## sdram_controller
module sdram_controller (
    wr_addr,
    wr_data,
    wr_enable,
    rd_addr,
    rd_data,
    rd_ready,
    rd_enable,
    busy, rst_n, clk,
    addr, bank_addr, data_in, data_out, data_oe, clock_enable, cs_n, ras_n, cas_n, we_n,
    data_mask_low, data_mask_high
);
Settings: LEC_CHECK=0, CAP_MARGIN=20, CORE_MARGIN=2, CORE_UTILIZATION=72, CTS_CLUSTER_DIAMETER=29, CTS_CLUSTER_SIZE=46, PLACE_DENSITY=0.64, SETUP_SLACK_MARGIN=0.8, SLEW_MARGIN=20; clock period 3.59 ns.
run.sh (not shown) runs the stock make flow with config.mk's settings and CLKGATE_MAP_FILE=.
The baseline stopped in global placement.
Change:
--- a/flow/config.mk
+++ b/flow/config.mk
@@ -8,8 +8,5 @@
 export CAP_MARGIN = 20
 export CORE_MARGIN = 2
-export CORE_UTILIZATION = 72
-export CTS_CLUSTER_DIAMETER = 29
-export CTS_CLUSTER_SIZE = 46
-export PLACE_DENSITY = 0.64
-export SETUP_SLACK_MARGIN = 0.8
+export CORE_UTILIZATION = 42
+export PLACE_DENSITY = 0.6
 export SLEW_MARGIN = 20
==> flow/constraint.sdc (replaced) <==
create_clock -name core_clock -period 4.09 [get_ports {clk}]
set_input_delay 0.8180 -clock core_clock [delete_from_list [all_inputs] [get_ports {clk}]]
set_output_delay 0.8180 -clock core_clock [all_outputs]
set_load 0.01 [all_outputs]
Effect:
- The new run went through all stages and came out clean
- synthesized area does not change
- die size increases by well over a third
- synthesized cell count is unchanged
Change:
--- a/flow/config.mk
+++ b/flow/config.mk
@@ -8,5 +8,6 @@
 export CAP_MARGIN = 20
 export CORE_MARGIN = 2
-export CORE_UTILIZATION = 42
+export CORE_UTILIZATION = 57
+export CTS_CLUSTER_SIZE = 99
 export PLACE_DENSITY = 0.6
 export SLEW_MARGIN = 20
==> flow/constraint.sdc (replaced) <==
create_clock -name core_clock -period 3.03 [get_ports {clk}]
set_input_delay 0.6060 -clock core_clock [delete_from_list [all_inputs] [get_ports {clk}]]
set_output_delay 0.6060 -clock core_clock [all_outputs]
set_load 0.01 [all_outputs]
Result: Cell area shrinks by 0.64%; combinational power rises by 37%; setup slack gets worse by 470 ps; utilization went up by 21 points.
Change:
--- a/flow/config.mk
+++ b/flow/config.mk
@@ -8,6 +8,7 @@
 export CAP_MARGIN = 20
 export CORE_MARGIN = 2
-export CORE_UTILIZATION = 57
-export CTS_CLUSTER_SIZE = 99
+export CORE_UTILIZATION = 72
+export CTS_CLUSTER_DIAMETER = 115
+export CTS_CLUSTER_SIZE = 46
 export PLACE_DENSITY = 0.6
 export SLEW_MARGIN = 20
==> flow/constraint.sdc (replaced) <==
create_clock -name core_clock -period 3.59 [get_ports {clk}]
set_input_delay 0.7180 -clock core_clock [delete_from_list [all_inputs] [get_ports {clk}]]
set_output_delay 0.7180 -clock core_clock [all_outputs]
set_load 0.01 [all_outputs]
After rerunning: The changed run never finished: it broke off in global placement with GPL-0301; synthesized cell count does not change; synthesized area does not change; die area falls by 20%.
Change:
--- a/flow/config.mk
+++ b/flow/config.mk
@@ -8,7 +8,6 @@
 export CAP_MARGIN = 20
 export CORE_MARGIN = 2
-export CORE_UTILIZATION = 72
-export CTS_CLUSTER_DIAMETER = 115
-export CTS_CLUSTER_SIZE = 46
+export CORE_UTILIZATION = 40
 export PLACE_DENSITY = 0.6
+export SETUP_SLACK_MARGIN = 0.25
 export SLEW_MARGIN = 20
==> flow/constraint.sdc (replaced) <==
create_clock -name core_clock -period 4.09 [get_ports {clk}]
set_input_delay 0.8180 -clock core_clock [delete_from_list [all_inputs] [get_ports {clk}]]
set_output_delay 0.8180 -clock core_clock [all_outputs]
set_load 0.01 [all_outputs]
=> This time the run ran to the end with no violations; die area came out higher by 75%; synthesized area stays the same; synthesized cell count stays the same.

========
sdram_controller again, from the RTL that the note above started with.
make LEC_CHECK=0 CAP_MARGIN=20 CORE_MARGIN=2 CORE_UTILIZATION=40 CTS_CLUSTER_DIAMETER=155 GPL_ROUTABILITY_DRIVEN=0 GPL_TIMING_DRIVEN=0 HOLD_SLACK_MARGIN=0.13 SLEW_MARGIN=20 finish   # period 5.6 ns
The baseline produced a clean layout.
Next try:
--- a/flow/config.mk
+++ b/flow/config.mk
@@ -7,4 +7,6 @@
 export LEC_CHECK = 0
-export CAP_MARGIN = 20
-export CORE_MARGIN = 2
+export CAP_MARGIN = 15
+export CELL_PAD_IN_SITES_DETAIL_PLACEMENT = 1
+export CORE_ASPECT_RATIO = 1.56
+export CORE_MARGIN = 5
 export CORE_UTILIZATION = 40
@@ -13,3 +15,4 @@
 export GPL_TIMING_DRIVEN = 0
-export HOLD_SLACK_MARGIN = 0.13
-export SLEW_MARGIN = 20
+export MAX_ROUTING_LAYER = met4
+export MIN_ROUTING_LAYER = met2
+export SLEW_MARGIN = 35
=> The new run passed the timing, design-rule and antenna checks; wire length rises by 23%; area after synthesis is unchanged; core utilization rises by 1.1 points; global-route usage rises by 15 points; critical path depth does not change; clock skew falls by 5.4 ps.
Next try:
--- a/flow/config.mk
+++ b/flow/config.mk
@@ -13,2 +13,3 @@
 export CTS_CLUSTER_DIAMETER = 155
+export CTS_CLUSTER_SIZE = 37
 export GPL_ROUTABILITY_DRIVEN = 0
@@ -18 +19,2 @@
 export SLEW_MARGIN = 35
+export TNS_END_PERCENT = 5
==> flow/constraint.sdc (replaced) <==
create_clock -name core_clock -period 3.43 [get_ports {clk}]
set_input_delay 0.6860 -clock core_clock [delete_from_list [all_inputs] [get_ports {clk}]]
set_output_delay 0.6860 -clock core_clock [all_outputs]
set_load 0.01 [all_outputs]
Result:
- via count increases slightly
- worst setup slack gets worse by 1400 ps
- hold slack stays flat
- critical path depth is unchanged
- clock power increases by well over a third
- global-route usage stays flat
- area after synthesis stays the same
- first-iteration DRC count increases slightly
- design area barely changes
Next try:
==> flow/config.mk (replaced) <==
export PLATFORM = sky130hd
export DESIGN_NAME = sdram_controller
export DESIGN_NICKNAME = sdram_controller
export VERILOG_FILES = /design/flow/design.v
export SDC_FILE = /design/flow/constraint.sdc
export NUM_CORES = 4
export LEC_CHECK = 0
export CAP_MARGIN = 20
export CORE_MARGIN = 2
export CORE_UTILIZATION = 40
export PLACE_DENSITY = 0.6
export SLEW_MARGIN = 20
==> flow/constraint.sdc (replaced) <==
create_clock -name core_clock -period 4.09 [get_ports {clk}]
set_input_delay 0.8180 -clock core_clock [delete_from_list [all_inputs] [get_ports {clk}]]
set_output_delay 0.8180 -clock core_clock [all_outputs]
set_load 0.01 [all_outputs]
After rerunning: Setup slack improved by 610 ps; synthesized cell count stays the same; power came out lower by a quarter to a third.
Power is estimated from default activity; no workload was simulated.
